`flow/run.sh`:
```
#!/bin/bash
# the make line also repeats each setting of config.mk as NAME=value (left out here)
make -C /OpenROAD-flow-scripts/flow DESIGN_CONFIG=/design/flow/config.mk WORK_HOME=/design/flow/orfs CLKGATE_MAP_FILE= finish
```
`flow/config.mk`:
```
export PLATFORM = sky130hd
export DESIGN_NAME = alu
export DESIGN_NICKNAME = alu
export VERILOG_FILES = /design/flow/design.v
export SDC_FILE = /design/flow/constraint.sdc
export NUM_CORES = 4
export LEC_CHECK = 0
export ABC_AREA = 1
export CAP_MARGIN = 10
export CELL_PAD_IN_SITES_DETAIL_PLACEMENT = 1
export CELL_PAD_IN_SITES_GLOBAL_PLACEMENT = 2
export CORE_ASPECT_RATIO = 1.45
export CORE_MARGIN = 5
export CORE_UTILIZATION = 65
export CTS_CLUSTER_DIAMETER = 128
export GPL_ROUTABILITY_DRIVEN = 1
export GPL_TIMING_DRIVEN = 0
export HOLD_SLACK_MARGIN = 0.02
export MIN_ROUTING_LAYER = met2
export SETUP_SLACK_MARGIN = 2.29
export SLEW_MARGIN = 25
```
`flow/constraint.sdc`:
```
create_clock -name core_clock -period 10.3 [get_ports {i_clk}]
set_input_delay 2.0600 -clock core_clock [delete_from_list [all_inputs] [get_ports {i_clk}]]
set_output_delay 2.0600 -clock core_clock [all_outputs]
set_load 0.01 [all_outputs]
```
`flow/design.v`:
```
module alu #(
	parameter INST_W = 4,
	parameter INT_W  = 6,
	parameter FRAC_W = 10,
	parameter DATA_W = INT_W + FRAC_W
)(
	input                      i_clk,
	input                      i_rst_n,
	input                      i_in_valid,
	output                     o_busy,
	input         [INST_W-1:0] i_inst,
	input  signed [DATA_W-1:0] i_data_a,
	input  signed [DATA_W-1:0] i_data_b,
	output                     o_out_valid,
	output        [DATA_W-1:0] o_data
);
	localparam SIGN_ADD = 4'b0000;
	localparam SIGN_SUB = 4'b0001;
	localparam SIGN_MUL = 4'b0010;
	localparam SOFTPLUS = 4'b0100;
	localparam XOR      = 4'b0101;
	localparam ARS      = 4'b0110;  
	localparam LEFT_ROT = 4'b0111;
	localparam CNT_L0   = 4'b1000;  
	localparam REV_M4   = 4'b1001;  
	localparam INIT     = 4'b1010;  
	localparam SIGN_ACC_1 = 4'b0011;
	localparam SIGN_ACC_2 = 4'b1011;
	localparam VECT_W    = 20;
	localparam VECT_SIZE = 16;
	reg [INST_W - 1: 0] current_state;
	reg [INST_W - 1: 0] next_state;
	reg                        o_busy_r;
	reg                        o_out_valid_r;
	reg        [DATA_W - 1: 0] o_data_r;
	wire                       o_busy_w;
	reg                        o_out_valid_w;
	reg        [DATA_W - 1: 0] o_data_w;
	reg signed [VECT_W - 1: 0] data_acc_old [VECT_SIZE - 1: 0];
	reg signed [VECT_W - 1: 0] data_acc_new [VECT_SIZE - 1: 0];
	reg signed [VECT_W - 1: 0] data_acc_out;
	reg signed [DATA_W - 1: 0] i_data_a_r;
	reg signed [DATA_W - 1: 0] i_data_b_r;
	reg need_saturate;
	integer i;
	assign o_busy       = o_busy_r;
	assign o_out_valid  = o_out_valid_r;
	assign o_data       = o_data_r;
	assign o_busy_w     = i_in_valid || current_state != INIT;
	always @ (*)
	begin
		data_acc_out  = 0;
		need_saturate = 0;
		begin
			case (current_state)
				SIGN_ADD:
				begin
					o_out_valid_w = 1;
					o_data_w      = add(i_data_a_r, i_data_b_r);
				end
				SIGN_SUB:
				begin
					o_out_valid_w = 1;
					o_data_w      = sub(i_data_a_r, i_data_b_r);
				end
				SIGN_MUL:
				begin
					o_out_valid_w = 1;
					o_data_w      = mul(i_data_a_r, i_data_b_r);
				end
				SIGN_ACC_1:
				begin
					o_out_valid_w = 0;
					o_data_w      = 0;
				end
				SIGN_ACC_2:
				begin
					data_acc_out = data_acc_new[i_data_a_r[$clog2(VECT_SIZE) - 1: 0]];
					if (data_acc_out[VECT_W - 1])
					begin
						need_saturate = (data_acc_out[(VECT_W - 1) - 1-: (VECT_W - DATA_W)] != {{(VECT_W - DATA_W){1'b1}}});
					end
					else
					begin
						need_saturate = (data_acc_out[(VECT_W - 1) - 1-: (VECT_W - DATA_W)] != {{(VECT_W - DATA_W){1'b0}}});
					end
					o_out_valid_w = 1;
					o_data_w      = (need_saturate) ?
										sat(data_acc_out[VECT_W - 1]) :
										data_acc_out[DATA_W - 1: 0];
				end
				SOFTPLUS:
				begin
					o_out_valid_w = 1;
					o_data_w      = softplus(i_data_a_r);
				end
				XOR:
				begin
					o_out_valid_w = 1;
					o_data_w      = exor(i_data_a_r, i_data_b_r);
				end
				ARS:
				begin
					o_out_valid_w = 1;
					o_data_w      = ars(i_data_a_r, i_data_b_r);
				end
				LEFT_ROT:
				begin
					o_out_valid_w = 1;
					o_data_w      = left_rot(i_data_a_r, i_data_b_r);
				end
				CNT_L0:
				begin
					o_out_valid_w = 1;
					o_data_w      = cnt_l0(i_data_a_r);
				end
				REV_M4:
				begin
					o_out_valid_w = 1;
					o_data_w      = rev_m4(i_data_a_r, i_data_b_r);
				end
				default:
				begin
					o_out_valid_w = 0;
					o_data_w      = 0;
				end
			endcase
		end
	end
	always @ (posedge i_clk or negedge i_rst_n)
	begin
		if (!i_rst_n)
		begin
			i_data_a_r <= 0;
			i_data_b_r <= 0;
		end
		else
		begin
			if (i_in_valid)
			begin
				i_data_a_r <= i_data_a;
				i_data_b_r <= i_data_b;
			end
			else
			begin
				i_data_a_r <= i_data_a_r;
				i_data_b_r <= i_data_b_r;
			end
		end
	end
	always @ (posedge i_clk or negedge i_rst_n)
	begin
		if (!i_rst_n)
		begin
			o_busy_r <= 1;
		end
		else
		begin
			o_busy_r <= o_busy_w;
		end
	end
	always @ (posedge i_clk or negedge i_rst_n)
	begin
		if (!i_rst_n)
		begin
			o_out_valid_r <= 0;
		end
		else
		begin
			o_out_valid_r <= o_out_valid_w;
		end
	end
	always @ (posedge i_clk or negedge i_rst_n)
	begin
		if (!i_rst_n)
		begin
			for (i = 0; i < VECT_SIZE; i = i + 1)
			begin
				data_acc_new[i] <= 0;
			end
		end
		else
		begin
			for (i = 0; i < VECT_SIZE; i = i + 1)
			begin
				if (current_state == SIGN_ACC_1 && i == i_data_a_r)
				begin
					data_acc_new[i] <= data_acc_old[i] + i_data_b_r;
				end
				else
				begin
					data_acc_new[i] <= data_acc_new[i];
				end
			end
		end
	end
	always @ (posedge i_clk or negedge i_rst_n)
	begin
		if (!i_rst_n)
		begin
			for (i = 0; i < VECT_SIZE; i = i + 1)
			begin
				data_acc_old[i] <= 0;
			end
		end
		else if (current_state == SIGN_ACC_2)
		begin
			for (i = 0; i < VECT_SIZE; i = i + 1)
			begin
				data_acc_old[i] <= data_acc_new[i];
			end
		end
	end
	always @ (posedge i_clk or negedge i_rst_n)
	begin
		if (!i_rst_n)
		begin
			current_state <= INIT;
		end
		else
		begin
			current_state <= next_state;
		end
	end
	always @ (*)
	begin
		case (current_state)
			INIT:
			begin
				if (i_in_valid)
				begin
					case (i_inst)
						SIGN_ADD:   next_state = SIGN_ADD;    
						SIGN_SUB:   next_state = SIGN_SUB;    
						SIGN_MUL:   next_state = SIGN_MUL;    
						SIGN_ACC_1: next_state = SIGN_ACC_1;  
						SOFTPLUS:   next_state = SOFTPLUS;    
						XOR:        next_state = XOR;         
						ARS:        next_state = ARS;         
						LEFT_ROT:   next_state = LEFT_ROT;    
						CNT_L0:     next_state = CNT_L0;      
						REV_M4:     next_state = REV_M4;      
						default:    next_state = INIT;        
					endcase
				end
				else
				begin
					next_state = INIT;
				end
			end
			SIGN_ACC_1:
			begin
				next_state = SIGN_ACC_2;
			end
			default:  next_state = INIT;
		endcase
	end
	always @ (posedge i_clk or negedge i_rst_n)
	begin
		if (!i_rst_n)
		begin
			o_data_r <= 0;
		end
		else
		begin
			o_data_r <= o_data_w;
		end
	end
	function automatic signed [DATA_W - 1: 0] add;
		input signed [DATA_W - 1: 0] a;
		input signed [DATA_W - 1: 0] b;
		reg signed [DATA_W - 1: 0] sum;
		reg                        is_overflow;
		begin
			sum = a + b;
			is_overflow = (a[DATA_W - 1] & b[DATA_W - 1] & ~sum[DATA_W - 1]) || (~a[DATA_W - 1] & ~b[DATA_W - 1] & sum[DATA_W - 1]);
			add = (is_overflow) ? sat(!sum[DATA_W - 1]) : sum;
		end
	endfunction
	function automatic signed [DATA_W - 1: 0] sub;
		input signed [DATA_W - 1: 0] a;
		input signed [DATA_W - 1: 0] b;
		reg signed [DATA_W - 1: 0] diff;
		reg                        is_overflow;
		begin
			diff = a - b;
			is_overflow = (a[DATA_W - 1] & ~b[DATA_W - 1] & ~diff[DATA_W - 1]) || (~a[DATA_W - 1] & b[DATA_W - 1] & diff[DATA_W - 1]);
			sub = (is_overflow) ? sat(!diff[DATA_W - 1]) : diff;
		end
	endfunction
	function automatic signed [DATA_W - 1: 0] mul;
		input signed [DATA_W - 1: 0] a;
		input signed [DATA_W - 1: 0] b;
		reg [2 * DATA_W: 0] prod;
		reg                 is_overflow;
		reg                 is_signed;
		begin
			prod = a * b;
			prod = rnd(prod, 9);
			is_signed = prod[2 * DATA_W];
			if (is_signed)
			begin
				is_overflow = (prod[(2 * DATA_W) - 1-: INT_W + 1] != {{(INT_W + 1){1'b1}}});
			end
			else
			begin
				is_overflow = (prod[(2 * DATA_W) - 1-: INT_W + 1] != {{(INT_W + 1){1'b0}}});
			end
			mul = prod[((2 * DATA_W) - INT_W - 1)-: DATA_W];
			mul = (is_overflow) ? sat(is_signed) : mul;
		end
	endfunction
	function automatic signed [DATA_W - 1: 0] softplus;
		input signed [DATA_W - 1: 0] a;
		reg signed [2 * DATA_W: 0] frac;
		reg signed  [INT_W - 1: 0] a_int;
		begin
			a_int = a[(DATA_W - 1)-: INT_W];
			if (a_int >= 'sd2)  
			begin
				softplus = a;
			end
			else if (a_int < 'sd2 && a_int >= 'sd0)  
			begin
				frac = a << 1;
				frac = frac + 12'b1000_0000_0000;
				frac = frac[DATA_W - 1: 0] * 16'hAAAB;
				frac = rnd(frac, 16);
				frac = frac >> 17;
				softplus = frac[DATA_W - 1: 0];
			end
			else if (a_int < 'sd0 && a_int >= -'sd1)  
			begin
				frac = a + 12'b1000_0000_0000;
				frac = frac[DATA_W - 1: 0] * 16'hAAAB;
				frac = rnd(frac, 16);
				frac = frac >> 17;
				softplus = frac[DATA_W - 1: 0];
			end
			else if (a_int < -'sd1 && a_int >= -'sd2)  
			begin
				frac = a << 1;
				frac = frac[DATA_W - 1: 0] + 14'b01_0100_0000_0000;
				frac = frac[DATA_W - 1: 0] * 16'hE38F;
				frac = rnd(frac, 18);
				frac = frac >> 19;
				softplus = frac[DATA_W - 1: 0];
			end
			else if (a_int < -'sd2 && a_int >= -'sd3)  
			begin
				frac = a + 12'b1100_0000_0000;
				frac = frac[DATA_W - 1: 0] * 16'hE38F;
				frac = rnd(frac, 18);
				frac = frac >> 19;
				softplus = frac[DATA_W - 1: 0];
			end
			else  
			begin
				softplus = 0;
			end
		end
	endfunction
	function automatic signed [DATA_W - 1: 0] exor;
		input signed [DATA_W - 1: 0] a;
		input signed [DATA_W - 1: 0] b;
		begin
			exor = a ^ b;
		end
	endfunction
	function automatic signed [DATA_W - 1: 0] ars;
		input signed [DATA_W - 1: 0] a;
		input signed [DATA_W - 1: 0] b;
		begin
			ars = a >>> b;
		end
	endfunction
	function automatic [DATA_W - 1: 0] left_rot;
		input [DATA_W - 1: 0] a;
		input [DATA_W - 1: 0] b;
		begin
			left_rot = (a << b) | (a >> (DATA_W - b));
		end
	endfunction
	function automatic [DATA_W - 1: 0] cnt_l0;
		input [DATA_W - 1: 0] a;
		reg [$clog2(DATA_W): 0] leading_one;
		integer i;
		begin
			if (a == 0)
			begin
				cnt_l0 = DATA_W;
			end
			else
			begin
				leading_one = 0;
				for (i = DATA_W - 1; i > 0; i = i - 1)
				begin
					if (a[i] && i > leading_one)
					begin
						leading_one = i;
					end
				end
				cnt_l0 = DATA_W - 1 - leading_one;
			end
		end
	endfunction
	function automatic [DATA_W - 1: 0] rev_m4;
		input [DATA_W - 1: 0] a;
		input [DATA_W - 1: 0] b;
		integer i;
		begin
			for (i = 0; i < 13; i = i + 1)
			begin
				rev_m4[i] = (a[i+: 4] == b[(DATA_W - 1 - i)-: 4]);
			end
			rev_m4[DATA_W - 1-: 3] = 0;
		end
	endfunction
	function automatic signed [DATA_W - 1: 0] sat;
		input is_signed;
		begin
			sat = (is_signed) ? 16'b1000_0000_0000_0000 : 16'b0111_1111_1111_1111;
		end
	endfunction
	function automatic signed [2 * DATA_W: 0] rnd;
		input signed [2 * DATA_W: 0] a;
		input    [$clog2(DATA_W): 0] rounding_bit;
		begin
			rnd = (a[rounding_bit]) ? a + (1'b1 << rounding_bit) : a;
		end
	endfunction
endmodule
```
==> summary.txt, run 1 <==
yosys + openroad results -> status did not finish, Failed at 3_1_place_gp_skip_io, stop err [ERROR GPL-0301] Utilization 121.860 % exceeds 100%., Top FF cell, synth dfrtp_1, yosys simple share 0.198, die extent in y 419 um, Syn Std Cell Area 75100 um2, Post-synth ARST share 1.00, Rows 150, Yosys top cell by area dfrtp_1, AND-OR/OR-AND share of the synthesized area 0.144, synthesized net count 11.4k, core area 115000 um2, Syn Inst Count 9980, Avg Inst Size Synth 7.53 um2, fp util 0.653, chip area 123000 um2, Yosys Chip Area 75100 um2, XOR/XNOR Area Share 0.0361, synth unique cells 69, Multiplexer share 0.000549, ys cells 9980, Synth Seq Share 0.231, commonest cells in the netlist nand2_1, inv_1, o21ai_0, ha_1, dfrtp_1, Synth top cell by count nand2_1, Dominant comb cell adder cells, Adder-Cell Fraction of Synth Area 0.290, Post-synth area hogs dfrtp_1, ha_1, fa_1, number of enable flip-flop cells 0, die width 292 um, Max-area cell share 0.230, ys flops 694, Yosys Warn Count 3
==> inputs of run 2 (changes only) <==
ABC_AREA = not set   (was 1)
CAP_MARGIN = 20   (was 10)
CELL_PAD_IN_SITES_DETAIL_PLACEMENT = not set   (was 1)
CELL_PAD_IN_SITES_GLOBAL_PLACEMENT = not set   (was 2)
CORE_ASPECT_RATIO = not set   (was 1.45)
CORE_MARGIN = 2   (was 5)
CORE_UTILIZATION = 64   (was 65)
CTS_CLUSTER_DIAMETER = not set   (was 128)
GPL_ROUTABILITY_DRIVEN = not set   (was 1)
GPL_TIMING_DRIVEN = not set   (was 0)
HOLD_SLACK_MARGIN = not set   (was 0.02)
MIN_ROUTING_LAYER = not set   (was met2)
SETUP_SLACK_MARGIN = 1.56   (was 2.29)
SLEW_MARGIN = 20   (was 25)
clock period = 6.73 ns   (was 10.3 ns; I/O delays follow)
==> run 2 against run 1 <==
  * Now fails the layout checks on negative setup slack
  * Synthesized cell count is 18% lower
  * Die area down 8.0%
  * Synthesized area decreased by 6.1%
==> summary.txt, run 2 <==
impl run done, here's what came out: RSZ-0062 raised after global routing true, Hold Path Stages 2, Fin. Hold Viols 0, M1 GR Usage 0.584, achievable frequency 0.133 GHz, Worst path most repeated cell fa_1, hold endpoint data_acc_old[13][2], Multiplexer share 0.0107 (+0.0101), Yosys Chip Area 70500 um2 (-6.1%), Fail Reasons negative setup slack, Levels on crit path 27, WS Path Type reg -> reg, status failed layout checks, Syn Std Cell Area 70500 um2 (-6.1%), Critical Path RT 7.26 ns, Layout area overhead 17.9%, HP Class reg -> reg, CP endpoint o_data_r[14], Synth Seq Share 0.246 (+0.0151), yosys simple share 0.162 (-0.0361), Top FF cell, synth dfrtp_1, Clock Skew 0.0478 ns, All-Layer GR Usage 0.451, dpl ws -0.971 ns, Sink Count 694, XOR/XNOR Area Share 0.0556 (+0.0195), Dominant comb cell adder cells, synthesized net count 9596 (-16%), number of enable flip-flop cells 0 (unchanged), Worst-Margin Slew 1.41 ns, DRT antenna net count 0, Avg Inst Size Synth 8.67 um2 (+15%), Worst setup EP type register, CTS tree done, met2 Resource Use GR 0.682, WL per Instance 24.5 um, # nets final 10.3k, largest net degree at the start of global routing 217, first-pass GRT wire length 386000 um, DP Cell Count 10.2k, Latency at later pin 0.68 ns, CP Launch Type register, R2R Path End o_data_r[14], crit path from i_data_a_r[7], Adder-Cell Fraction of Synth Area 0.309 (+0.0190), AND-OR/OR-AND share of the synthesized area 0.152 (+0.00786), Num CTS Buffers 77, GRT busiest layer met2, GP Congestion 1.05, die extent in y 336 um (-20%), synth unique cells 115 (+67%), Tmin final 7.54 ns, tool warnings 99, Yosys Warn Count 3 (unchanged), met3 usage in global routing 0.146, total gr overflow 0, fp util 0.646 (-0.00703), initial antenna violation count 13, Crit-path slowest cell fa_1, Crit Path Max Fanout 8, port bufs 56, Post-CTS Hold Fix Bufs 0, commonest cells in the netlist nand2_1, inv_1, ha_1, dfrtp_1, fa_1, worst r2r src i_data_a_r[7], drt drc 0, chip area 113000 um2 (-8.0%), final-report max-slew violation count 0, max incr delay on CP 0.57 ns, Post-synth area hogs dfrtp_1, ha_1, fa_1, Top Ports 57, ys cells 8137 (-18%), Root Buffer clkbuf_16, CP arrival 8.08 ns, Synth top cell by count nand2_1, ys flops 694 (unchanged), die width 336 um (+15%), Final Instance Count excl. Fillers 10.4k, final setup fails 16, Bufs and invs on worst path 6, H-tree depth 3, Relative slew margins 0.0577, Max-area cell share 0.245 (+0.0151), Rows 121 (-19%), Yosys top cell by area dfrtp_1, vias per inst 6.32, DRT Pass-1 Iters 10, Crit path max-delay family adder cells, core area 109000 um2 (-5.1%), initial drt markers 7958, period utilisation layout 1.12, vias in the first global route 66.8k, via count 65.7k, final wirelength 255000 um, MaxCap Viol Count 0, R2R cell count 27, Post-synth ARST share 1.00 (unchanged), dpl hpwl 198000 um, clk slew on worst S/H paths 0.08 ns, Hold Startpoint data_acc_old[13][2], Syn Inst Count 8137 (-18%), Bufs on Longest Clock Path 3, final setup margin -0.812 ns
## run 2: routing by layer
| metal | up-vias | share of wire |
|---|---|---|
| li1 | 28900 | - |
| met1 | 31900 | 0.37 |
| met2 | 3903 | 0.43 |
| met3 | 944 | 0.13 |
| met4 | 16 | 0.060 |
| met5 | - | 0.00053 |
## run 2: metrics by stage
| stage | utilization | TNS [ns] | hold WS (ns) | cell area [um2] |
|---|---|---|---|---|
| after global routing | 0.762 | -13.93 | 0.500 | 83200 |
| after detailed placement | 0.722 | -12.48 | 0.467 | 78900 |
| after CTS | 0.752 | -9.78 | 0.481 | 82100 |
| final | 0.762 | -10.84 | 0.479 | 83200 |
| after floorplan | - | -7.18 | 0.450 | 71200 |
| after global placement | 0.722 | -11.87 | 0.461 | 78800 |
## run 2: repair_timing
action                                  4_1_cts  5_1_grt
endpoints found under the setup margin       18       18
buffers inserted                             23       31
pin swaps                                    30       97
gates resized                                81      181
cloned                                        1        1
## run 2: cell type report
cell class,instances,area (um2)
Tap cell,1476,1850
Multi-Input combinational cell,6238,50100
Sequential cell,694,17400
Antenna cell,2,5.00
Fill cell,7476,26000
Clock buffer,111,2270
Timing Repair Buffer,951,7730
Inverter,902,3420
Clock inverter,30,424
==> inputs of run 3 (changes only) <==
CAP_MARGIN = 10   (was 20)
CORE_UTILIZATION = 72   (was 64)
CTS_CLUSTER_DIAMETER = 113   (was not set)
CTS_CLUSTER_SIZE = 20   (was not set)
MAX_ROUTING_LAYER = met4   (was not set)
SETUP_SLACK_MARGIN = not set   (was 1.56)
clock period = 6.31 ns   (was 6.73 ns; I/O delays follow)
==> run 3 against run 2 <==
  * The layout still fails its checks (negative setup slack)
  * Critical path depth increased by 4
  * Sequential cell count unchanged
  * Worst setup slack got worse by 0.71 ns
  * Critical endpoint is now o_data_r[7]
==> summary.txt, run 3 <==
impl run done, here's what came out: hold endpoint data_acc_old[15][8], Multiplexer share 0.0107 (unchanged), DP Cell Count 10.1k (-1.4%), Worst-Margin Slew 1.21 ns (-0.202 ns), Post-synth ARST share 1.00 (unchanged), vias per inst 6.83 (+8.1%), Bufs on Longest Clock Path 3 (unchanged), R2R Path End o_data_r[7], Hold Path Stages 2 (unchanged), crit path from i_data_a_r[9], Syn Inst Count 8137 (unchanged), Yosys Chip Area 70500 um2 (unchanged), number of enable flip-flop cells 0 (unchanged), Relative slew margins 0.188 (+0.130), AND-OR/OR-AND share of the synthesized area 0.152 (unchanged), Critical Path RT 6.82 ns (-0.44 ns), final wirelength 275000 um (+7.5%), vias in the first global route 69.9k (+4.7%), Num CTS Buffers 43 (-44%), Top Ports 57 (unchanged), Synth top cell by count nand2_1, total gr overflow 0 (unchanged), Clock Skew 0.0217 ns (-0.0260 ns), Dominant comb cell adder cells, worst r2r src i_data_a_r[9], die extent in y 317 um (-5.7%), final-report max-slew violation count 0 (unchanged), Layout area overhead 16.7%, Util after Layout 0.850 (+0.0876), Levels on crit path 31 (+15%), fp util 0.728 (+0.0821), clk slew on worst S/H paths 0.09 ns (about the same), R2R cell count 31 (+15%), All-Layer GR Usage 0.543 (+0.0916), ys cells 8137 (unchanged), synth unique cells 115 (unchanged), Fail Reasons negative setup slack, RSZ-0062 raised after global routing true, initial antenna violation count 28 (+15), drt drc 0 (unchanged), Synth Seq Share 0.246 (unchanged), XOR/XNOR Area Share 0.0556 (unchanged), Sink Count 694 (unchanged), via count 69.9k (+6.3%), core area 96900 um2 (-11%), Final Instance Count excl. Fillers 10.2k (-1.6%), ys flops 694 (unchanged), dpl ws -1.27 ns (-0.298 ns), Yosys top cell by area dfrtp_1, CP arrival 8.34 ns (+0.26 ns), post-route setup TNS -20.66 ns (-9.82 ns), first-pass GRT wire length 399000 um (+3.4%), Bufs and invs on worst path 8 (+2), Post-synth area hogs dfrtp_1, ha_1, fa_1, CTS tree done, # nets final 10.4k (+0.47%), Avg Inst Size Synth 8.67 um2 (unchanged), tool warnings 93 (-6.1%), Yosys Warn Count 3 (unchanged), Syn Std Cell Area 70500 um2 (unchanged), dpl hpwl 203000 um (+2.6%), DRT Pass-1 Iters 10 (unchanged), chip area 100000 um2 (-11%), CP endpoint o_data_r[7], DRT antenna net count 0 (unchanged), die width 317 um (-5.7%), WL per Instance 26.8 um (+9.3%), GP Congestion 1.12 (+7.3%), Crit path max-delay family adder cells, Adder-Cell Fraction of Synth Area 0.309 (unchanged), H-tree depth 2 (-1), CP Launch Type register, initial drt markers 10.3k (+30%), Latency at later pin 0.65 ns (-0.03 ns), max incr delay on CP 0.68 ns (+0.11 ns), yosys simple share 0.162 (unchanged), Crit-path slowest cell fa_1, HP Class reg -> reg, Tmin final 7.83 ns (+0.292 ns), Fin Hold WS 0.486 ns (+0.00713 ns), Max-area cell share 0.245 (unchanged), largest net degree at the start of global routing 194 (-11%), achievable frequency 0.128 GHz (-3.7%), Top FF cell, synth dfrtp_1, port bufs 56 (unchanged), synthesized net count 9596 (unchanged), Worst path most repeated cell buf_4, WS Path Type reg -> reg, Crit Path Max Fanout 7 (-1), Fin. Hold Viols 0 (unchanged), status failed layout checks, final setup fails 16 (unchanged), commonest cells in the netlist nand2_1, inv_1, ha_1, dfrtp_1, fa_1, period utilisation layout 1.24 (+0.121), Worst setup EP type register, Root Buffer clkbuf_16, Post-CTS Hold Fix Bufs 0 (unchanged), final setup margin -1.52 ns (-0.712 ns), MaxCap Viol Count 0 (unchanged), Rows 114 (-5.8%), Hold Startpoint data_acc_old[15][8]
[run 3: cell type report]
cell class | instances | area [um2]
Antenna cell | 38 | 95.1
Clock buffer | 47 | 1090
Clock inverter | 8 | 135
Fill cell | 5079 | 14600
Inverter | 902 | 3410
Multi-Input combinational cell | 6238 | 50200
Sequential cell | 694 | 17400
Tap cell | 1276 | 1600
Timing Repair Buffer | 1034 | 8360
[run 3: timing repair]
| action | in CTS | in global routing |
|---|---|---|
| resized | 155 | 125 |
| gates cloned | 1 | 0 |
| endpoints found under the setup margin | 16 | 16 |
| buffers inserted | 48 | 29 |
| pin swaps | 87 | 82 |
[run 3: per-layer routing]
metal | share of wire | wire [um] | GRT usage
met5 | 0 | 0 | -
met3 | 0.17 | 47100 | 0.251
met1 | 0.34 | 93000 | 0.644
met2 | 0.41 | 113000 | 0.760
met4 | 0.078 | 21500 | 0.304
[run 3: metrics by stage]
step           instance area [um2]
3_5_place_dp                 79000
3_3_place_gp                 79000
6_report                     82300
4_1_cts                      81300
5_1_grt                      82300
2_1_floorplan                71200
==> inputs of run 4 (changes only) <==
CAP_MARGIN = 20   (was 10)
CELL_PAD_IN_SITES_DETAIL_PLACEMENT = 2   (was not set)
CORE_UTILIZATION = 38   (was 72)
CTS_CLUSTER_DIAMETER = 247   (was 113)
CTS_CLUSTER_SIZE = not set   (was 20)
MAX_ROUTING_LAYER = not set   (was met4)
PLACE_DENSITY = 0.42   (was not set)
SETUP_SLACK_MARGIN = 1.25   (was not set)
clock period = 10.5 ns   (was 6.31 ns; I/O delays follow)
==> run 4 against run 3 <==
  * The run now finishes clean
  * Register-to-register slack improved by 3.2 ns
  * Sequential cell count stayed put
  * Final area decreased by 6.2%
  * Hold slack got worse by 0.0075 ns
  * Clock skew increased by 0.024 ns
  * Non-clock buffer count shrank 844
  * Maximum frequency fell by 11%
  * Largest cell class unchanged
==> summary.txt, run 4 <==
impl run done, here's what came out: synthesized net count 9596 (unchanged), yosys simple share 0.162 (unchanged), Max-area cell share 0.245 (unchanged), Levels on crit path 27 (-13%), Logic cell area 48700 um2 (-3.0%), port bufs 56 (unchanged), initial antenna violation count 14 (-50%), Synth top cell by count nand2_1, fp util 0.382 (-0.347), Reg area 17400 um2 (about the same), Filler cells 20.5k (+300%), post-placement cell area 74100 um2 (-6.2%), vias per inst 5.75 (-16%), final instance area 77200 um2 (-6.2%), via count 61.3k (-12%), crit path from i_data_a_r[12], MaxCap Viol Count 0 (unchanged), R2R cell count 27 (-13%), hold endpoint data_acc_old[2][14], Bufs on Longest Clock Path 3 (unchanged), final wirelength 298000 um (+8.5%), CTS tree done, Top Ports 57 (unchanged), Avg Inst Size Synth 8.67 um2 (unchanged), Clock Skew 0.0455 ns (+0.0238 ns), GP Congestion 0.995 (-11%), final setup fails 0 (-16), Worst-Margin Slew 1.14 ns (-0.0741 ns), dpl ws 1.36 ns (+2.63 ns), Post-synth area hogs dfrtp_1, ha_1, fa_1, Critical Path RT 11.04 ns (+4.22 ns), number of enable flip-flop cells 0 (unchanged), DP Cell Count 10.5k (+4.3%), Crit path max-delay family AND-OR/OR-AND gates, WL per Instance 27.9 um (+4.1%), Yosys top cell by area dfrtp_1, commonest cells in the netlist nand2_1, inv_1, ha_1, dfrtp_1, fa_1, HP Class reg -> reg, Tmin final 8.84 ns (+1.00 ns), Bufs and invs on worst path 5 (-3), # nets final 9575 (-7.7%), Root Buffer clkbuf_16, CP arrival 9.38 ns (+1.04 ns), Multiplexer share 0.0107 (unchanged), DRT Pass-1 Iters 5 (-5), Yosys Warn Count 3 (unchanged), Final Instance Count excl. Fillers 10.7k (+4.2%), ys cells 8137 (unchanged), Synth Seq Share 0.246 (unchanged), period utilisation layout 0.842 (-0.400), synth unique cells 115 (unchanged), Syn Inst Count 8137 (unchanged), die extent in y 435 um (+37%), Sink Count 694 (unchanged), post-route setup TNS 0 ns (+20.66 ns), clk slew on worst S/H paths 0.06 ns (-0.03 ns), Top FF cell, synth dfrtp_1, Num CTS Buffers 91 (+110%), status timing/DRC/antenna clean, initial drt markers 3819 (-63%), Layout area overhead 9.46%, Fin. Hold Viols 0 (unchanged), chip area 189000 um2 (+88%), Dominant comb cell adder cells, CP Launch Type register, WS Path Type reg -> reg, Crit-path slowest cell o311ai_0, Worst setup EP type register, AND-OR/OR-AND share of the synthesized area 0.152 (unchanged), Post-synth ARST share 1.00 (unchanged), die width 435 um (+37%), tool warnings 86 (-7.5%), worst r2r src i_data_a_r[12], Post-CTS Hold Fix Bufs 0 (unchanged), drt drc 0 (unchanged), ys flops 694 (unchanged), CP endpoint o_data_r[11], XOR/XNOR Area Share 0.0556 (unchanged), final setup margin 1.66 ns (+3.19 ns), core area 185000 um2 (+91%), Relative slew margins 0.222 (+0.0347), Hold Path Stages 2 (unchanged), R2R Path End o_data_r[11], All-Layer GR Usage 0.315 (-0.228), vias in the first global route 68.1k (-2.6%), first-pass GRT wire length 452000 um (+13%), H-tree depth 3 (+1), Syn Std Cell Area 70500 um2 (unchanged), Rows 158 (+39%), Latency at later pin 0.75 ns (+0.10 ns), max incr delay on CP 0.81 ns (+0.13 ns), dpl hpwl 230000 um (+14%), achievable frequency 0.113 GHz (-11%), DRT antenna net count 0 (unchanged), final-report max-slew violation count 0 (unchanged), Adder-Cell Fraction of Synth Area 0.309 (unchanged), Crit Path Max Fanout 15 (+8), Yosys Chip Area 70500 um2 (unchanged), total gr overflow 0 (unchanged), largest net degree at the start of global routing 157 (-19%), Hold Startpoint data_acc_old[2][14], RSZ-0062 raised after global routing true
==> run 4: what timing repair did <==
action | 4_1_cts | 5_1_grt
setup endpoints to repair | 0 | 16
gates resized | 0 | 10
setup buffers | 0 | 2
==> run 4: stage by stage <==
| step | utilization | hold WS, ns |
|---|---|---|
| final | 0.418 | 0.479 |
| after global routing | 0.418 | 0.501 |
| after detailed placement | 0.401 | 0.470 |
| after global placement | 0.401 | 0.461 |
| after floorplan | - | 0.450 |
| after CTS | 0.417 | 0.485 |
==> run 4: cell type report <==
class	instances	area share
inverters	902	0.0439
multi-input cells	6237	0.631
flip-flops and latches	694	0.225
well taps	2480	0.0402
clock inverters	30	0.00489
clock buffers	129	0.0340
diodes	2	0.0000648
repair buffers	190	0.0208
==> run 4: layer usage <==
| layer | wire length [um] | vias up | GRT usage | part of all wire |
|---|---|---|---|---|
| met1 | 140000 | 32400 | 0.447 | 0.47 |
| met5 | 27 | - | 0 | 0.000091 |
| met3 | 11800 | 371 | 0.0348 | 0.040 |
| met2 | 137000 | 1187 | 0.505 | 0.46 |
| met4 | 9160 | 4 | 0.0918 | 0.031 |
| li1 | - | 27400 | - | - |
==> inputs of run 5 (changes only) <==
CELL_PAD_IN_SITES_GLOBAL_PLACEMENT = 1   (was not set)
CORE_MARGIN = 3   (was 2)
CORE_UTILIZATION = 70   (was 38)
CTS_CLUSTER_SIZE = 73   (was not set)
GPL_ROUTABILITY_DRIVEN = 0   (was not set)
MIN_ROUTING_LAYER = met2   (was not set)
SLEW_MARGIN = 30   (was 20)
==> run 5 against run 4 <==
  * The run now fails in 3_1_place_gp_skip_io
  * Die area decreased by 45%
  * Synthesized area stayed put
  * Synthesized cell count is the same
==> summary.txt, run 5 <==
yosys + openroad results -> Yosys top cell by area dfrtp_1, Synth Seq Share 0.246 (unchanged), ys cells 8137 (unchanged), Synth top cell by count nand2_1, die width 323 um (-26%), Multiplexer share 0.0107 (unchanged), XOR/XNOR Area Share 0.0556 (unchanged), commonest cells in the netlist nand2_1, inv_1, ha_1, dfrtp_1, fa_1, Top FF cell, synth dfrtp_1, synth unique cells 115 (unchanged), Syn Inst Count 8137 (unchanged), Post-synth area hogs dfrtp_1, ha_1, fa_1, synthesized net count 9596 (unchanged), Rows 115 (-27%), Adder-Cell Fraction of Synth Area 0.309 (unchanged), yosys simple share 0.162 (unchanged), status did not finish, Avg Inst Size Synth 8.67 um2 (unchanged), Dominant comb cell adder cells, fp util 0.711 (+0.330), Yosys Chip Area 70500 um2 (unchanged), number of enable flip-flop cells 0 (unchanged), die extent in y 323 um (-26%), chip area 105000 um2 (-45%), Failed at 3_1_place_gp_skip_io, AND-OR/OR-AND share of the synthesized area 0.152 (unchanged), Syn Std Cell Area 70500 um2 (unchanged), Max-area cell share 0.245 (unchanged), Yosys Warn Count 3 (unchanged), Post-synth ARST share 1.00 (unchanged), ys flops 694 (unchanged), stop err [ERROR GPL-0301] Utilization 101.675 % exceeds 100%., core area 99100 um2 (-46%)
==> inputs of run 6 (changes only) <==
CAP_MARGIN = 25   (was 20)
CELL_PAD_IN_SITES_DETAIL_PLACEMENT = not set   (was 2)
CELL_PAD_IN_SITES_GLOBAL_PLACEMENT = 0   (was 1)
CORE_MARGIN = 2   (was 3)
CORE_UTILIZATION = 32   (was 70)
CTS_CLUSTER_DIAMETER = not set   (was 247)
CTS_CLUSTER_SIZE = not set   (was 73)
GPL_ROUTABILITY_DRIVEN = not set   (was 0)
MAX_ROUTING_LAYER = met4   (was not set)
MIN_ROUTING_LAYER = not set   (was met2)
PLACE_DENSITY = not set   (was 0.42)
PLACE_DENSITY_LB_ADDON = 0.21   (was not set)
SETUP_SLACK_MARGIN = not set   (was 1.25)
SLEW_MARGIN = 40   (was 30)
clock period = 5.81 ns   (was 10.5 ns; I/O delays follow)
==> run 6 against run 5 <==
  * The layout now fails its checks (negative setup slack)
  * Synthesized area did not move
  * Die area rose by 110%
  * Synthesized cell count did not move
==> summary.txt, run 6 <==
impl run done, here's what came out: final setup margin -1.50 ns, synth unique cells 115 (unchanged), tool warnings 86, vias per inst 5.13, fp util 0.322 (-0.390), Worst-Margin Slew 0.913 ns, Syn Std Cell Area 70500 um2 (unchanged), chip area 224000 um2 (+110%), CP arrival 7.97 ns, AND-OR/OR-AND share of the synthesized area 0.152 (unchanged), initial drt markers 3955, final setup fails 16, Adder-Cell Fraction of Synth Area 0.309 (unchanged), period utilisation layout 1.26, CTS tree done, Worst setup EP type register, Critical Path RT 6.47 ns, WS Path Type reg -> reg, Fin Hold WS 0.362 ns, Met2 Wirelength 138000 um, status failed layout checks, CP Launch Type register, Crit Path Max Fanout 8, max incr delay on CP 0.56 ns, Sink Count 694, Post-synth ARST share 1.00 (unchanged), dpl hpwl 223000 um, Synth top cell by count nand2_1, Top Ports 57, Rows 172 (+50%), HP Class in -> async, Synth Seq Share 0.246 (unchanged), worst r2r src i_data_a_r[11], DRT Pass-1 Iters 8, GP Congestion 0.951, initial antenna violation count 5, Crit-path slowest cell fa_2, Yosys Chip Area 70500 um2 (unchanged), Post-synth area hogs dfrtp_1, ha_1, fa_1, synthesized net count 9596 (unchanged), commonest cells in the netlist nand2_1, inv_1, ha_1, dfrtp_1, fa_1, Levels on crit path 30, Top FF cell, synth dfrtp_1, number of enable flip-flop cells 0 (unchanged), WL per Instance 23.0 um, Layout area overhead 23.5%, Yosys top cell by area dfrtp_1, Syn Inst Count 8137 (unchanged), Top Layer Used met4, core area 219000 um2 (+120%), Bufs and invs on worst path 11, Tmin final 7.31 ns, ys cells 8137 (unchanged), DP Cell Count 11.8k, total gr overflow 0, RSZ-0062 raised after global routing true, Num CTS Buffers 85, MaxCap Viol Count 0, die extent in y 473 um (+46%), H-tree depth 3, Max-area cell share 0.245 (unchanged), Root Buffer clkbuf_16, port bufs 56, drt drc 0, Final Instance Count excl. Fillers 12.0k, R2R cell count 30, via count 61.8k, All-Layer GR Usage 0.254, R2R Path End o_data_r[12], yosys simple share 0.162 (unchanged), wire length on met3 10600 um, # nets final 10.6k, wl on met1 120000 um, crit path from i_data_a_r[11], Latency at later pin 0.77 ns, Dominant comb cell adder cells, largest net degree at the start of global routing 145, Avg Inst Size Synth 8.67 um2 (unchanged), vias in the first global route 64.2k, Yosys Warn Count 3 (unchanged), achievable frequency 0.137 GHz, clk slew on worst S/H paths 0.07 ns, DRT antenna net count 0, Fail Reasons negative setup slack, CP endpoint o_data_r[12], die width 473 um (+46%), ys flops 694 (unchanged), Clock Skew 0.0633 ns, XOR/XNOR Area Share 0.0556 (unchanged), Multiplexer share 0.0107 (unchanged), final-report max-slew violation count 0, Bufs on Longest Clock Path 3, post-route setup TNS -23.10 ns, Crit path max-delay family adder cells, Fin. Hold Viols 0, first-pass GRT wire length 414000 um, Relative slew margins 0.391, final wirelength 277000 um, Worst path most repeated cell inv_1
-- run 6: metal layers --
| layer | vias to the layer above | GRT usage |
|---|---|---|
| met5 | - | - |
| met4 | 0 | 0.0745 |
| met3 | 308 | 0.0215 |
| li1 | 29400 | - |
| met2 | 1294 | 0.436 |
| met1 | 30800 | 0.317 |
-- run 6: layout make-up --
cell class / count / area (um2)
inverters: 902 / 3410
well taps: 2871 / 3590
repair buffers: 1184 / 9770
fillers: 22100 / 132000
multi-input cells: 6238 / 50100
diodes: 2 / 5.00
clock buffers: 132 / 2510
flip-flops and latches: 694 / 17400
clock inverters: 21 / 317
-- run 6: per-stage QoR --
step	util	worst slack (ns)	instance area, um2
floorplan	-	-1.45	71200
global placement	0.376	-1.81	82400
detailed placement	0.376	-1.85	82500
CTS	0.396	-1.46	86800
global route	0.397	-1.78	87100
finish	0.397	-1.50	87100
-- run 6: repair_timing --
item	4_1_cts	5_1_grt
gates resized	201	41
hold buffers	0	0
pin swaps	113	27
cloned	2	0
setup buffers	57	11
endpoints found under the setup margin	16	16
==> inputs of run 7 (changes only) <==
CAP_MARGIN = 35   (was 25)
CELL_PAD_IN_SITES_DETAIL_PLACEMENT = 1   (was not set)
CELL_PAD_IN_SITES_GLOBAL_PLACEMENT = 3   (was 0)
CORE_ASPECT_RATIO = 1.71   (was not set)
CORE_MARGIN = 6   (was 2)
CORE_UTILIZATION = 25   (was 32)
CTS_CLUSTER_DIAMETER = 376   (was not set)
GPL_ROUTABILITY_DRIVEN = 0   (was not set)
HOLD_SLACK_MARGIN = 0.14   (was not set)
MAX_ROUTING_LAYER = not set   (was met4)
MIN_ROUTING_LAYER = met2   (was not set)
PLACE_DENSITY_LB_ADDON = 0.17   (was 0.21)
SETUP_SLACK_MARGIN = -0.14   (was not set)
SLEW_MARGIN = 25   (was 40)
clock period = 10.0 ns   (was 5.81 ns; I/O delays follow)
==> run 7 against run 6 <==
  * Sequential share of layout area is 2.0 points higher
  * Critical endpoint is now o_data_r[9]
  * Largest cell class unchanged
  * Die area rose by 32%
  * Cell count shrank 0.18%
  * Clock skew is 0.0067 ns lower
  * The run now finishes clean
==> summary.txt, run 7 <==
impl run done, here's what came out: status timing/DRC/antenna clean, yosys simple share 0.162 (unchanged), CTS tree done, Levels on crit path 26 (-13%), Post-synth area hogs dfrtp_1, ha_1, fa_1, Final Instance Count excl. Fillers 12.0k (-0.18%), period utilisation layout 0.929 (-0.330), Yosys top cell by area dfrtp_1, Relative slew margins 0.183 (-0.209), Yosys Warn Count 3 (unchanged), MaxCap Viol Count 0 (unchanged), Rows 254 (+48%), synth unique cells 115 (unchanged), Latency at later pin 0.74 ns (-0.03 ns), Hold Path Stages 2, Resized cells post-CTS 0 (-100%), initial drt markers 15.1k (+280%), DRT Pass-1 Iters 9 (+1), Worst-Margin Slew 1.23 ns (+0.313 ns), vias per inst 7.09 (+38%), post-placement cell area 76200 um2 (-7.7%), Bufs and invs on worst path 6 (-5), All-Layer GR Usage 0.356 (+0.102), Tmin final 9.29 ns (+1.97 ns), RSZ-0062 raised after global routing false, R2R Path End o_data_r[9], worst r2r src i_data_a_r[9], die width 418 um (-12%), Filler cells 32.7k (+48%), Clock Skew 0.0566 ns (-0.00672 ns), Hold Startpoint data_acc_old[11][8], # nets final 9639 (-8.8%), Avg Inst Size Synth 8.67 um2 (unchanged), Worst setup EP type register, ys flops 694 (unchanged), final instance area 79200 um2 (-9.0%), die extent in y 707 um (+49%), Top Ports 57 (unchanged), Syn Std Cell Area 70500 um2 (unchanged), HP Class reg -> reg, CP Launch Type register, Crit-path slowest cell dfrtp_2, ys cells 8137 (unchanged), Layout area overhead 12.4%, port bufs 56 (unchanged), Fin. Hold Viols 0 (unchanged), vias in the first global route 96.5k (+50%), tool warnings 94 (+9.3%), XOR/XNOR Area Share 0.0556 (unchanged), Adder-Cell Fraction of Synth Area 0.309 (unchanged), number of enable flip-flop cells 0 (unchanged), via count 85.2k (+38%), Yosys Chip Area 70500 um2 (unchanged), R2R cell count 26 (-13%), Max-area cell share 0.245 (unchanged), drt drc 0 (unchanged), max incr delay on CP 0.69 ns (+0.13 ns), AND-OR/OR-AND share of the synthesized area 0.152 (unchanged), DRT antenna net count 0 (unchanged), Top FF cell, synth dfrtp_1, first-pass GRT wire length 501000 um (+21%), hold endpoint data_acc_old[11][8], final wirelength 360000 um (+30%), Bufs on Longest Clock Path 3 (unchanged), total gr overflow 0 (unchanged), WL per Instance 30.0 um (+30%), chip area 295000 um2 (+32%), final setup fails 0 (-16), achievable frequency 0.108 GHz (-21%), Dominant comb cell adder cells, Worst path most repeated cell fa_1, initial antenna violation count 14 (+9), clk slew on worst S/H paths 0.07 ns (about the same), Post-CTS Hold Fix Bufs 0 (unchanged), largest net degree at the start of global routing 145 (unchanged), synthesized net count 9596 (unchanged), Post-synth ARST share 1.00 (unchanged), WS Path Type reg -> reg, Crit Path Max Fanout 20 (+12), Synth top cell by count nand2_1, DP Cell Count 11.8k (-0.28%), Crit path max-delay family adder cells, fp util 0.252 (-0.0700), commonest cells in the netlist nand2_1, inv_1, ha_1, dfrtp_1, fa_1, Num CTS Buffers 82 (-3.5%), Root Buffer clkbuf_16, crit path from i_data_a_r[9], Synth Seq Share 0.246 (unchanged), post-route setup TNS 0 ns (+23.10 ns), Setup Buffers After CTS 0 (-100%), dpl hpwl 278000 um (+25%), CP endpoint o_data_r[9], H-tree depth 3 (unchanged), Syn Inst Count 8137 (unchanged), core area 280000 um2 (+28%), Multiplexer share 0.0107 (unchanged), CP arrival 9.84 ns (+1.87 ns), Critical Path RT 10.56 ns (+4.09 ns), final-report max-slew violation count 0 (unchanged), Sink Count 694 (unchanged)
## run 7: area by class of cell
type / count / area [um2] / share of cell area
diodes: 68 / 170 / 0.00215
clock buffers: 120 / 2350 / 0.0297
clock inverters: 26 / 263 / 0.00332
inverters: 902 / 3390 / 0.0427
multi-input cells: 6237 / 48700 / 0.615
flip-flops and latches: 694 / 17400 / 0.220
well taps: 3712 / 4640 / 0.0586
repair buffers: 263 / 2290 / 0.0290
## run 7: metrics by stage
step	hold WS (ns)	util	setup slack [ns]
6_report	0.476	0.283	0.713
5_1_grt	0.504	0.282	0.300
4_1_cts	0.483	0.281	0.592
3_5_place_dp	0.467	0.272	0.729
3_3_place_gp	0.461	0.271	0.630
2_1_floorplan	0.450	-	1.31
## run 7: metal layers
metal	vias to the layer above	GRT usage	routed length [um]
met3	2570	0.380	118000
met2	25900	0.490	197000
li1	27300	-	-
met5	-	0.0487	1490
met1	29300	-	0
met4	43	0.107	44200
==> inputs of run 8 (changes only) <==
CAP_MARGIN = 20   (was 35)
CELL_PAD_IN_SITES_DETAIL_PLACEMENT = not set   (was 1)
CELL_PAD_IN_SITES_GLOBAL_PLACEMENT = not set   (was 3)
CORE_ASPECT_RATIO = not set   (was 1.71)
CORE_MARGIN = 2   (was 6)
CORE_UTILIZATION = 32   (was 25)
CTS_CLUSTER_DIAMETER = not set   (was 376)
GPL_ROUTABILITY_DRIVEN = not set   (was 0)
HOLD_SLACK_MARGIN = not set   (was 0.14)
MIN_ROUTING_LAYER = not set   (was met2)
PLACE_DENSITY_LB_ADDON = not set   (was 0.17)
SETUP_SLACK_MARGIN = not set   (was -0.14)
SLEW_MARGIN = 20   (was 25)
clock period = 10.4 ns   (was 10.0 ns; I/O delays follow)
==> run 8 against run 7 <==
  * Routed wire length is 30% lower
  * Sequential cell count stayed put
  * First-iteration DRC count is 66% lower
  * Non-clock buffer count is 86 lower
  * Sequential share of layout area is 0.50 points higher
  * Maximum frequency is 2.6% higher
  * Highest routed layer is now met4
==> summary.txt, run 8 <==
impl run done, here's what came out: status timing/DRC/antenna clean, DRT antenna net count 0 (unchanged), WL per Instance 22.7 um (-24%), vias per inst 5.36 (-24%), initial antenna violation count 3 (-11), synthesized net count 9596 (unchanged), via count 59.1k (-31%), Reg area 17400 um2 (about the same), Synth top cell by count nand2_1, final setup fails 0 (unchanged), Final Instance Count excl. Fillers 11.0k (-8.2%), achievable frequency 0.110 GHz (+2.6%), Tmin final 9.06 ns (-0.232 ns), Bufs on Longest Clock Path 3 (unchanged), port bufs 56 (unchanged), ys flops 694 (unchanged), Synth Seq Share 0.246 (unchanged), worst r2r src i_data_a_r[10], AND-OR/OR-AND share of the synthesized area 0.152 (unchanged), commonest cells in the netlist nand2_1, inv_1, ha_1, dfrtp_1, fa_1, Filler cells 22.3k (-32%), die width 473 um (+13%), yosys simple share 0.162 (unchanged), Crit-path slowest cell ha_1, HP Class reg -> reg, Dominant comb cell adder cells, Post-synth area hogs dfrtp_1, ha_1, fa_1, CP arrival 9.58 ns (-0.26 ns), ys cells 8137 (unchanged), GP Congestion 0.975, CP Launch Type register, tool warnings 84 (-11%), Setup Buffers After CTS 0 (unchanged), number of enable flip-flop cells 0 (unchanged), fp util 0.322 (+0.0700), R2R cell count 27 (+3.8%), XOR/XNOR Area Share 0.0556 (unchanged), initial drt markers 5067 (-66%), Max-area cell share 0.245 (unchanged), Adder-Cell Fraction of Synth Area 0.309 (unchanged), Relative slew margins 0.215 (+0.0323), crit path from i_data_a_r[10], Crit path max-delay family adder cells, synth unique cells 115 (unchanged), # nets final 9553 (-0.89%), Hold Startpoint data_acc_old[0][18], Num CTS Buffers 82 (unchanged), Util after Layout 0.353 (+0.0703), drt drc 0 (unchanged), Syn Inst Count 8137 (unchanged), Worst setup EP type register, dpl hpwl 193000 um (-31%), Critical Path RT 10.92 ns (+0.36 ns), final wirelength 251000 um (-30%), Yosys Chip Area 70500 um2 (unchanged), hold endpoint data_acc_old[0][18], Root Buffer clkbuf_16, Fin. Hold Viols 0 (unchanged), Yosys top cell by area dfrtp_1, Top Ports 57 (unchanged), Layout area overhead 9.76%, WS Path Type reg -> reg, Syn Std Cell Area 70500 um2 (unchanged), Bufs and invs on worst path 6 (unchanged), CP endpoint o_data_r[8], Clock Skew 0.0468 ns (-0.00981 ns), final-report max-slew violation count 0 (unchanged), H-tree depth 3 (unchanged), die extent in y 473 um (-33%), DRT Pass-1 Iters 6 (-3), max incr delay on CP 0.69 ns (about the same), CTS tree done, MaxCap Viol Count 0 (unchanged), Top FF cell, synth dfrtp_1, first-pass GRT wire length 378000 um (-25%), Resized cells post-CTS 0 (unchanged), DP Cell Count 10.9k (-7.7%), Post-synth ARST share 1.00 (unchanged), Crit Path Max Fanout 32 (+60%), Sink Count 694 (unchanged), chip area 224000 um2 (-24%), All-Layer GR Usage 0.221 (-0.135), Hold Path Stages 2 (unchanged), Latency at later pin 0.72 ns (-0.02 ns), clk slew on worst S/H paths 0.06 ns (about the same), total gr overflow 0 (unchanged), Levels on crit path 27 (+3.8%), largest net degree at the start of global routing 158 (+9.0%), Avg Inst Size Synth 8.67 um2 (unchanged), Post-CTS Hold Fix Bufs 0 (unchanged), Logic cell area 48700 um2 (-0.14%), R2R Path End o_data_r[8], post-route setup TNS 0 ns (unchanged), RSZ-0062 raised after global routing false, Yosys Warn Count 3 (unchanged), vias in the first global route 59.8k (-38%), Worst-Margin Slew 1.17 ns (-0.0555 ns), Rows 172 (-32%), core area 219000 um2 (-22%), Multiplexer share 0.0107 (unchanged), period utilisation layout 0.871 (-0.0580)
==> run 8: per-stage QoR <==
step	hold slack, ns	instance area [um2]	setup WS [ns]
after detailed placement	0.467	74500	1.65
after global routing	0.494	77400	1.09
after global placement	0.462	74500	1.65
after CTS	0.479	77400	1.57
final	0.476	77400	1.34
after floorplan	0.450	70500	1.71
==> run 8: metal layers <==
metal / track usage / vias up / part of all wire
li1: - / 27300 / -
met5: 0 / - / 0
met1: 0.288 / 29300 / 0.42
met2: 0.360 / 2085 / 0.46
met4: 0.110 / 0 / 0.054
met3: 0.0275 / 488 / 0.066
==> run 8: area by class of cell <==
| cell class | instances | area share |
|---|---|---|
| Antenna cell | 1 | 0.0000323 |
| Clock buffer | 120 | 0.0309 |
| Clock inverter | 30 | 0.00601 |
| Inverter | 902 | 0.0437 |
| Multi-Input combinational cell | 6237 | 0.629 |
| Sequential cell | 694 | 0.225 |
| Tap cell | 2871 | 0.0464 |
| Timing Repair Buffer | 177 | 0.0197 |
==> inputs of run 9 (changes only) <==
CAP_MARGIN = 35   (was 20)
CORE_UTILIZATION = 72   (was 32)
CTS_CLUSTER_DIAMETER = 313   (was not set)
CTS_CLUSTER_SIZE = 49   (was not set)
PLACE_DENSITY_LB_ADDON = 0.0   (was not set)
SETUP_SLACK_MARGIN = -0.22   (was not set)
clock period = 5.18 ns   (was 10.4 ns; I/O delays follow)
==> run 9 against run 8 <==
  * The run now fails in 5_1_grt
  * Synthesized cell count is the same
  * Synthesized area is the same
  * Die area shrank 55%
==> summary.txt, run 9 <==
yosys + openroad results -> Yosys Chip Area 70500 um2 (unchanged), synthesized net count 9596 (unchanged), ys flops 694 (unchanged), status did not finish, Syn Std Cell Area 70500 um2 (unchanged), fp util 0.728 (+0.407), Root Buffer clkbuf_16, synth unique cells 115 (unchanged), All-Layer GR Usage 0.690, chip area 100000 um2 (-55%), AND-OR/OR-AND share of the synthesized area 0.152 (unchanged), GP Congestion 1.14 (+17%), Synth Seq Share 0.246 (unchanged), Avg Inst Size Synth 8.67 um2 (unchanged), dpl hpwl 205000 um (+6.5%), die width 317 um (-33%), Post-synth ARST share 1.00 (unchanged), stop err [ERROR GRT-0232] Routing congestion too high. Check the congestion heatmap in the GUI., Adder-Cell Fraction of Synth Area 0.309 (unchanged), port bufs 56 (unchanged), yosys simple share 0.162 (unchanged), commonest cells in the netlist nand2_1, inv_1, ha_1, dfrtp_1, fa_1, Top FF cell, synth dfrtp_1, Bufs on Longest Clock Path 3 (unchanged), core area 96900 um2 (-56%), Synth top cell by count nand2_1, XOR/XNOR Area Share 0.0556 (unchanged), Syn Inst Count 8137 (unchanged), post-placement cell area 80200 um2 (+7.6%), Num CTS Buffers 18 (-78%), die extent in y 317 um (-33%), Yosys Warn Count 3 (unchanged), Dominant comb cell adder cells, Sink Count 694 (unchanged), Max-area cell share 0.245 (unchanged), total gr overflow 10, Failed at 5_1_grt, number of enable flip-flop cells 0 (unchanged), Rows 114 (-34%), H-tree depth 1 (-2), Multiplexer share 0.0107 (unchanged), ys cells 8137 (unchanged), Top Ports 57 (unchanged), Yosys top cell by area dfrtp_1, Post-synth area hogs dfrtp_1, ha_1, fa_1
## run 9: what timing repair did
item,4_1_cts
pin swaps,58
gates resized,110
buffers inserted,52
gates cloned,1
hold buffers,0
endpoints found under the setup margin,16
## run 9: metrics by stage
| step | worst slack [ns] | instances | setup TNS (ns) |
|---|---|---|---|
| after floorplan | -2.08 | 8137 | -31.95 |
| after global placement | -2.15 | 10200 | -33.35 |
| after detailed placement | -2.53 | 10200 | -37.01 |
| after CTS | -2.19 | 10300 | -33.55 |
## run 9: metal layers
| layer | GRT overflow | track usage |
|---|---|---|
| met5 | 0 | 0.345 |
| met4 | 2 | 0.514 |
| met3 | 4 | 0.549 |
| met2 | 4 | 0.851 |
| met1 | 0 | 0.747 |
==> inputs of run 10 (changes only) <==
ABC_AREA = 1   (was not set)
CAP_MARGIN = 20   (was 35)
CELL_PAD_IN_SITES_DETAIL_PLACEMENT = 2   (was not set)
CELL_PAD_IN_SITES_GLOBAL_PLACEMENT = 2   (was not set)
CORE_MARGIN = 3   (was 2)
CORE_UTILIZATION = 70   (was 72)
CTS_CLUSTER_DIAMETER = 247   (was 313)
CTS_CLUSTER_SIZE = 73   (was 49)
GPL_ROUTABILITY_DRIVEN = 0   (was not set)
MIN_ROUTING_LAYER = met2   (was not set)
PLACE_DENSITY = 0.42   (was not set)
PLACE_DENSITY_LB_ADDON = not set   (was 0.0)
SETUP_SLACK_MARGIN = 1.25   (was -0.22)
SLEW_MARGIN = 30   (was 20)
clock period = 10.5 ns   (was 5.18 ns; I/O delays follow)
==> run 10 against run 9 <==
  * The run fails in 3_1_place_gp_skip_io
  * Die area rose by 11%
  * Synthesized cell count rose by 23%
  * Synthesized area rose by 6.5%
==> summary.txt, run 10 <==
yosys + openroad results -> number of enable flip-flop cells 0 (unchanged), commonest cells in the netlist nand2_1, inv_1, o21ai_0, ha_1, dfrtp_1, Dominant comb cell adder cells, Avg Inst Size Synth 7.53 um2 (-13%), fp util 0.710 (-0.0184), Post-synth ARST share 1.00 (unchanged), Yosys Chip Area 75100 um2 (+6.5%), Synth Seq Share 0.231 (-0.0151), Syn Std Cell Area 75100 um2 (+6.5%), Multiplexer share 0.000549 (-0.0101), die extent in y 334 um (+5.3%), status did not finish, stop err [ERROR GPL-0301] Utilization 132.421 % exceeds 100%., Failed at 3_1_place_gp_skip_io, Synth top cell by count nand2_1, ys cells 9980 (+23%), ys flops 694 (unchanged), yosys simple share 0.198 (+0.0361), Rows 119 (+4.4%), core area 106000 um2 (+9.3%), Yosys Warn Count 3 (unchanged), AND-OR/OR-AND share of the synthesized area 0.144 (-0.00786), XOR/XNOR Area Share 0.0361 (-0.0195), Adder-Cell Fraction of Synth Area 0.290 (-0.0190), Yosys top cell by area dfrtp_1, Max-area cell share 0.230 (-0.0151), Post-synth area hogs dfrtp_1, ha_1, fa_1, Top FF cell, synth dfrtp_1, die width 334 um (+5.3%), synthesized net count 11.4k (+19%), chip area 111000 um2 (+11%), synth unique cells 69 (-40%), Syn Inst Count 9980 (+23%)
==> inputs of run 11 (changes only) <==
CELL_PAD_IN_SITES_DETAIL_PLACEMENT = not set   (was 2)
CELL_PAD_IN_SITES_GLOBAL_PLACEMENT = not set   (was 2)
CORE_MARGIN = 2   (was 3)
CORE_UTILIZATION = 72   (was 70)
CTS_CLUSTER_DIAMETER = 400   (was 247)
CTS_CLUSTER_SIZE = 10   (was 73)
GPL_ROUTABILITY_DRIVEN = not set   (was 0)
HOLD_SLACK_MARGIN = 0.29   (was not set)
MIN_ROUTING_LAYER = not set   (was met2)
PLACE_DENSITY = not set   (was 0.42)
SETUP_SLACK_MARGIN = not set   (was 1.25)
SLEW_MARGIN = 20   (was 30)
clock period = 3.44 ns   (was 10.5 ns; I/O delays follow)
==> run 11 against run 10 <==
  * The run fails in 5_1_grt
  * Synthesized area unchanged
  * Die area decreased by 3.9%
  * Synthesized cell count unchanged
==> summary.txt, run 11 <==
yosys + openroad results -> status did not finish, Failed at 5_1_grt, stop err [ERROR GRT-0232] Routing congestion too high. Check the congestion heatmap in the GUI., number of enable flip-flop cells 0 (unchanged), H-tree depth 3, Top Ports 57, Post-synth area hogs dfrtp_1, ha_1, fa_1, Bufs on Longest Clock Path 3, Syn Std Cell Area 75100 um2 (unchanged), Root Buffer clkbuf_16, Rows 118 (-0.84%), GP Congestion 1.20, Yosys Chip Area 75100 um2 (unchanged), chip area 107000 um2 (-3.9%), fp util 0.726 (+0.0162), Syn Inst Count 9980 (unchanged), Synth Seq Share 0.231 (unchanged), AND-OR/OR-AND share of the synthesized area 0.144 (unchanged), Yosys Warn Count 3 (unchanged), ys flops 694 (unchanged), Max-area cell share 0.230 (unchanged), Num CTS Buffers 79, dpl hpwl 225000 um, Avg Inst Size Synth 7.53 um2 (unchanged), Yosys top cell by area dfrtp_1, ys cells 9980 (unchanged), Dominant comb cell adder cells, commonest cells in the netlist nand2_1, inv_1, o21ai_0, ha_1, dfrtp_1, All-Layer GR Usage 0.910, XOR/XNOR Area Share 0.0361 (unchanged), Adder-Cell Fraction of Synth Area 0.290 (unchanged), total gr overflow 1711, synthesized net count 11.4k (unchanged), dpl ws -4.01 ns, yosys simple share 0.198 (unchanged), die width 327 um (-2.0%), core area 103000 um2 (-2.2%), Sink Count 694, Top FF cell, synth dfrtp_1, Synth top cell by count nand2_1, die extent in y 327 um (-2.0%), Multiplexer share 0.000549 (unchanged), synth unique cells 69 (unchanged), port bufs 56, Post-synth ARST share 1.00 (unchanged)
run 11: timing repair:
action / CTS
hold buffers: 1
endpoints found under the setup margin: 110
setup buffers: 226
pin swaps: 273
resized: 702
cloned: 3
hold endpoints to repair: 45
run 11: per-layer routing:
layer	global-route usage	overflow
met3	0.821	68
met1	0.876	81
met5	0.557	12
met2	1.03	943
met4	0.971	607
run 11: per-stage QoR:
step	instance area, um2	utilization	std cells	hold WS (ns)
2_1_floorplan	75500	-	9980	0.392
3_3_place_gp	89000	0.860	12700	0.457
3_5_place_dp	89000	0.860	12700	0.463
4_1_cts	95300	0.921	13000	0.476
